try-pepper:
==> flow/design.v (excerpt) <==
module MODULE_STATIC_PROCESS (
    input clk,
    input rst,
    input [3:0] state_info,
    input [11:0] read_from_aux,
    input [11:0] read_from_ram,
    output reg [11:0] write2aux,
    output reg [11:0] write2ram,
    output reg [9:0] write2aux_addr,
    output reg [9:0] read_from_aux_addr,
    output reg [18:0] write2ram_addr,
    output reg[18:0] read_from_ram_addr,
    output reg ena_write_ram,
    output done
);
Size: about 5200 cells after synthesis, about 370 flip-flops, about 110 I/O pins, ~0.037 mm² of cells after synthesis.
make LEC_CHECK=0 CAP_MARGIN=20 CORE_MARGIN=2 CORE_UTILIZATION=40 PLACE_DENSITY=0.6 SLEW_MARGIN=20 finish   # period 29.0 ns
run.sh (not shown) runs the stock make flow with config.mk's settings and CLKGATE_MAP_FILE=.
The flow did not stop early for try-pepper: all stages ran, and the layout cleared the timing, design-rule and antenna checks.
The following lists how try-garnet was set up differently from try-pepper:
Settings: an added CELL_PAD_IN_SITES_DETAIL_PLACEMENT of 1; a change of CAP_MARGIN from 20 to 25; an added SETUP_SLACK_MARGIN of 5.0; an added CORE_ASPECT_RATIO of 0.86.
--- outcome ---
Summary of try-garnet over try-pepper: signed area change from the synthesized netlist to the final layout rose by 3.8 points; routed wire length climbed 12%; worst setup timing slack at the placement stage now smaller; share of the clock period used by the worst path rose by 0.26 points.
Summary of the comparison: critical path depth is higher in try-garnet, relative to try-pepper.
try-garnet: fraction of area in registers lower than try-pepper
Against try-pepper, try-garnet comes in about 8% higher on first-iteration DRC count.
The timing startpoint of the critical path comes out read_from_ram[9] in one run and read_from_ram[10] in the other, namely in try-garnet and try-pepper respectively.
try-garnet went all the way through synthesis, placement and routing and the layout is clean on timing, DRC and antenna.
For the number of clock buffers inserted by TritonCTS, try-garnet came in about 4.4% higher than try-pepper did.
try-garnet vs try-pepper, global-route track usage on met3 went up by 2.5 points.
## Diff of input files: try-harbor against try-garnet
Settings: a change of CORE_UTILIZATION from 40 to 72; a deleted CORE_ASPECT_RATIO that had been 0.86; an added ABC_AREA of 1; a deleted CELL_PAD_IN_SITES_DETAIL_PLACEMENT that had been 1; a change of CAP_MARGIN from 25 to 20; a deleted SETUP_SLACK_MARGIN that had been 5.0; a change of the clock period (ns, I/O delays scaled along) from 29.0 to 41.1.
### Flow results
Looking at via count, try-harbor sits below try-garnet.
Relative to try-garnet, via count of the first global-routing pass decreased by 2074 in try-harbor.
Against try-garnet, try-harbor comes in 26000 µm lower on sum of net half-perimeters after detailed placement.
--- input diff try-harbor..try-juniper ---
Settings: putting CTS_CLUSTER_DIAMETER at 178 where nothing was set; putting TNS_END_PERCENT at 5 where nothing was set; putting CTS_CLUSTER_SIZE at 98 where nothing was set; swapping 41.1 for 15.2 in the clock period (ns, I/O delays scaled along).
==> comparison <==
- try-juniper terminated abnormally: global routing (5_1_grt) reported GRT-0116.
- Post-placement cell count, try-juniper vs try-harbor: up by a little under 10%
- try-juniper ended with less total clock buffers created by CTS than try-harbor.
- Post-CTS repair timing setup buffer count ended up 82 higher on try-juniper than on try-harbor.

* * *

## job 9957
MODULE_STATIC_PROCESS again, from the RTL that the note above started with.
// MODULE_STATIC_PROCESS
module MODULE_STATIC_PROCESS (
    input clk,
    input rst,
    input [3:0] state_info,
    input [11:0] read_from_aux,
    input [11:0] read_from_ram,
    output reg [11:0] write2aux,
    output reg [11:0] write2ram,
    output reg [9:0] write2aux_addr,
    output reg [9:0] read_from_aux_addr,
    output reg [18:0] write2ram_addr,
    output reg[18:0] read_from_ram_addr,
    output reg ena_write_ram,
    output done
);
Settings: LEC_CHECK=0, ABC_AREA=1, CAP_MARGIN=20, CORE_MARGIN=2, CORE_UTILIZATION=72, CTS_CLUSTER_DIAMETER=238, CTS_CLUSTER_SIZE=42, MAX_ROUTING_LAYER=met4, PLACE_DENSITY=0.6, SLEW_MARGIN=20; clock period 24.7 ns.
Tool error GRT-0232 stopped job 9957 during global routing (5_1_grt); no final results.
--- input diff job 9957..job 8400 ---
Settings: removing CTS_CLUSTER_DIAMETER (formerly 238); removing ABC_AREA (formerly 1); removing MAX_ROUTING_LAYER (formerly met4); removing CTS_CLUSTER_SIZE (formerly 42); changing CORE_UTILIZATION from 72 to 13; changing the clock period (ns, I/O delays scaled along) from 24.7 to 41.1.
Results
- Diff job 9957 -> job 8400 | cell area after placement | up by a few percent
- [job 8400] half-perimeter wire length of the detailed placement result rose about 25% relative to job 9957
- Taking job 9957 as the reference, in job 8400 number of buffers created by CTS increased 33; xor/xnor share of the synthesized area increased 6.7 points; initial standard-cell utilization of the core decreased 60 points.
- Job 8400 completed end to end with timing, DRC and antenna clean.

* * *

## trial 34
MODULE_STATIC_PROCESS again, from the RTL that the note above started with.
==> flow/design.v (excerpt) <==
module MODULE_STATIC_PROCESS (
    input clk,
    input rst,
    input [3:0] state_info,
    input [11:0] read_from_aux,
    input [11:0] read_from_ram,
    output reg [11:0] write2aux,
    output reg [11:0] write2ram,
    output reg [9:0] write2aux_addr,
    output reg [9:0] read_from_aux_addr,
    output reg [18:0] write2ram_addr,
    output reg[18:0] read_from_ram_addr,
    output reg ena_write_ram,
    output done
);
clock: 25.0 ns
lec_check: 0
cap_margin: 20
cell_pad_in_sites_detail_placement: 0
cell_pad_in_sites_global_placement: 3
core_margin: 2
core_utilization: 47
cts_cluster_diameter: 263
cts_cluster_size: 20
gpl_timing_driven: 1
max_routing_layer: met4
min_routing_layer: met1
place_density: 0.54
slew_margin: 15
tns_end_percent: 70
Trial 34 did not finish; a tool error ended it in global placement without I/O (3_1_place_gp_skip_io).
diff inputs: trial 34 => trial 97
- MIN_ROUTING_LAYER removed (was met1)
- CELL_PAD_IN_SITES_GLOBAL_PLACEMENT removed (was 3)
- CELL_PAD_IN_SITES_DETAIL_PLACEMENT removed (was 0)
- SLEW_MARGIN changed from 15 to 20
- MAX_ROUTING_LAYER removed (was met4)
- PLACE_DENSITY changed from 0.54 to 0.6
- CTS_CLUSTER_DIAMETER removed (was 263)
- CORE_UTILIZATION changed from 47 to 8
- GPL_TIMING_DRIVEN removed (was 1)
- TNS_END_PERCENT removed (was 70)
- CTS_CLUSTER_SIZE removed (was 20)
- the clock period (ns, I/O delays scaled along) changed from 25.0 to 45.6
Findings:
Trial 97: flow completed, timing, DRC and antenna clean. Comparing trial 97 against trial 34, there is no change at all in register bit total from synthesis. Trial 97 ends up with a x dimension of the die that is 140% higher than in trial 34. Number of rows created at floorplan, trial 97 and trial 34: larger value in trial 97. Reported for trial 97 and trial 34, gate count after technology mapping turned out identical to the last digit. | height of the die | higher: trial 97 |. Compared with trial 34, trial 97 shows a higher die footprint. From trial 34 to trial 97, synthesis area per yosys did not move at all.

* * *

Starting RTL as in the previous note.
## MODULE_STATIC_PROCESS
module MODULE_STATIC_PROCESS (
    input clk,
    input rst,
    input [3:0] state_info,
    input [11:0] read_from_aux,
    input [11:0] read_from_ram,
    output reg [11:0] write2aux,
    output reg [11:0] write2ram,
    output reg [9:0] write2aux_addr,
    output reg [9:0] read_from_aux_addr,
    output reg [18:0] write2ram_addr,
    output reg[18:0] read_from_ram_addr,
    output reg ena_write_ram,
    output done
);
export LEC_CHECK = 0
export CAP_MARGIN = 20
export CORE_MARGIN = 2
export CORE_UTILIZATION = 66
export PLACE_DENSITY = 0.6
export SLEW_MARGIN = 20
create_clock -name core_clock -period 17.0 [get_ports {clk}]
The baseline never finished: it broke off in global routing with GRT-0232.
Edit:
Settings changed: CORE_UTILIZATION 66 to 40.
Clock period 17.0 ns to 28.4 ns, I/O delays scaled along.
Effect: Now the flow finished with timing, DRC and antenna clean. Synthesized area is unchanged. Die area came out higher by well over a third. Synthesized cell count is unchanged.
Edit:
Settings changed: ABC_AREA from default to 1, CAP_MARGIN 20 to 5, CORE_UTILIZATION 40 to 72, CTS_CLUSTER_DIAMETER from default to 29, HOLD_SLACK_MARGIN from default to -0.09, MAX_ROUTING_LAYER from default to met4, SETUP_SLACK_MARGIN from default to 3.13.
What happened: Now the flow aborted during global routing on GRT-0116. Area after synthesis came out lower by a few percent. Die area fell by well over a third. Synthesized cell count goes up by roughly a tenth.

* * *

## run 1
Starting RTL as in the previous note.
==> flow/config.mk <==
export PLATFORM = sky130hd
export DESIGN_NAME = MODULE_STATIC_PROCESS
export DESIGN_NICKNAME = MODULE_STATIC_PROCESS
export VERILOG_FILES = /design/flow/design.v
export SDC_FILE = /design/flow/constraint.sdc
export NUM_CORES = 4
export LEC_CHECK = 0
export CAP_MARGIN = 5
export CORE_MARGIN = 2
export CORE_UTILIZATION = 71
export CTS_CLUSTER_DIAMETER = 29
export CTS_CLUSTER_SIZE = 42
export MAX_ROUTING_LAYER = met4
export SETUP_SLACK_MARGIN = 5.0
export SLEW_MARGIN = 20
==> flow/constraint.sdc <==
create_clock -name core_clock -period 27.9 [get_ports {clk}]
set_input_delay 5.5800 -clock core_clock [delete_from_list [all_inputs] [get_ports {clk}]]
set_output_delay 5.5800 -clock core_clock [all_outputs]
set_load 0.01 [all_outputs]
Run 1 got as far as global routing (5_1_grt), where a tool error ended the run.
Input-level comparison between run 2 and run 1:
- a change of CAP_MARGIN from 5 to 0
- a deleted CTS_CLUSTER_SIZE that had been 42
- a deleted SETUP_SLACK_MARGIN that had been 5.0
- a deleted MAX_ROUTING_LAYER that had been met4
- a change of CORE_UTILIZATION from 71 to 72
- an added PLACE_DENSITY of 0.6
- a deleted CTS_CLUSTER_DIAMETER that had been 29
- a change of the clock period (ns, I/O delays scaled along) from 27.9 to 12.1
Results
Status(run 2) = ERROR, stage = clock tree synthesis (4_1_cts)
Relative to run 1, core utilization at floorplan has increased by 1.3 points in run 2.
Horizontal die dimension in run 2 vs run 1: down 0.69%
Summary of run 2 over run 1: synthesized cell count did not really move, post-synthesis instance area held, placed instance area increased by about 16% relative to the old numbers.
The following lists how run 3 was set up differently from run 2:
- MAX_ROUTING_LAYER newly set to met4
- CAP_MARGIN changed from 0 to 20
- CORE_UTILIZATION changed from 72 to 65
- CTS_CLUSTER_DIAMETER newly set to 238
- the clock period (ns, I/O delays scaled along) changed from 12.1 to 24.7
Findings:
Run status, run 2: aborted in clock tree synthesis (4_1_cts), error DPL-0033. [flow] run 3 | stages: complete | final checks: fail | reason: setup timing. The final reports for run 3 and run 2 show final estimated routing congestion in global placement lower in the former. The setup slack at placement reported for run 3 is greater than that of run 2 by 10.74 ns. Summary of run 3 over run 2: number of standard cells after synthesis flat, die area up 5600 sq um. Run 3 against run 2: fraction of the core area occupied by cells at floorplan -6.9 points, total half-perimeter wirelength after legalization and detailed placement saw a decrease, cell area reported after detailed placement went down, overall die width now sits higher. Summary of run 3 over run 2: share of synthesized cell area in and, or, nand and nor gates shows no meaningful change, mean post-synth cell area shows no meaningful change. From run 2 to run 3, synthesized chip area reported by yosys did not move at all.
## Diff of input files: run 4 against run 3
- MAX_ROUTING_LAYER removed (was met4)
- CORE_ASPECT_RATIO newly set to 1.09
- PLACE_DENSITY removed (was 0.6)
- CORE_UTILIZATION changed from 65 to 40
- CTS_CLUSTER_DIAMETER removed (was 238)
- CELL_PAD_IN_SITES_GLOBAL_PLACEMENT newly set to 3
- the clock period (ns, I/O delays scaled along) changed from 24.7 to 23.9
### Flow results
Ran to the end and failed final checks on setup timing: run 4.
Run 4 -> run 3: compound-gate portion of the synthesized area delta 0, exact match
[compare] base=run 3 new=run 4: setup slack went down by 0.15 ns, half-perimeter wire length of the detailed placement result went up by 18 mm, final non-filler cell total went up by 462, die width went up by 52 um.
Compared with run 3, run 4 degrades worst setup skew after layout.
Run 4 ends up with a number of placement rows that is 29 higher than in run 3.
The utilization reported for run 4 is smaller than that of run 3 by 30 points.
Compared with run 3, the detailed router inserted fewer vias in run 4.
Between run 4 and run 3, share of cell area taken by flip-flops and latches is lower for run 4, run 3 comes in above that.
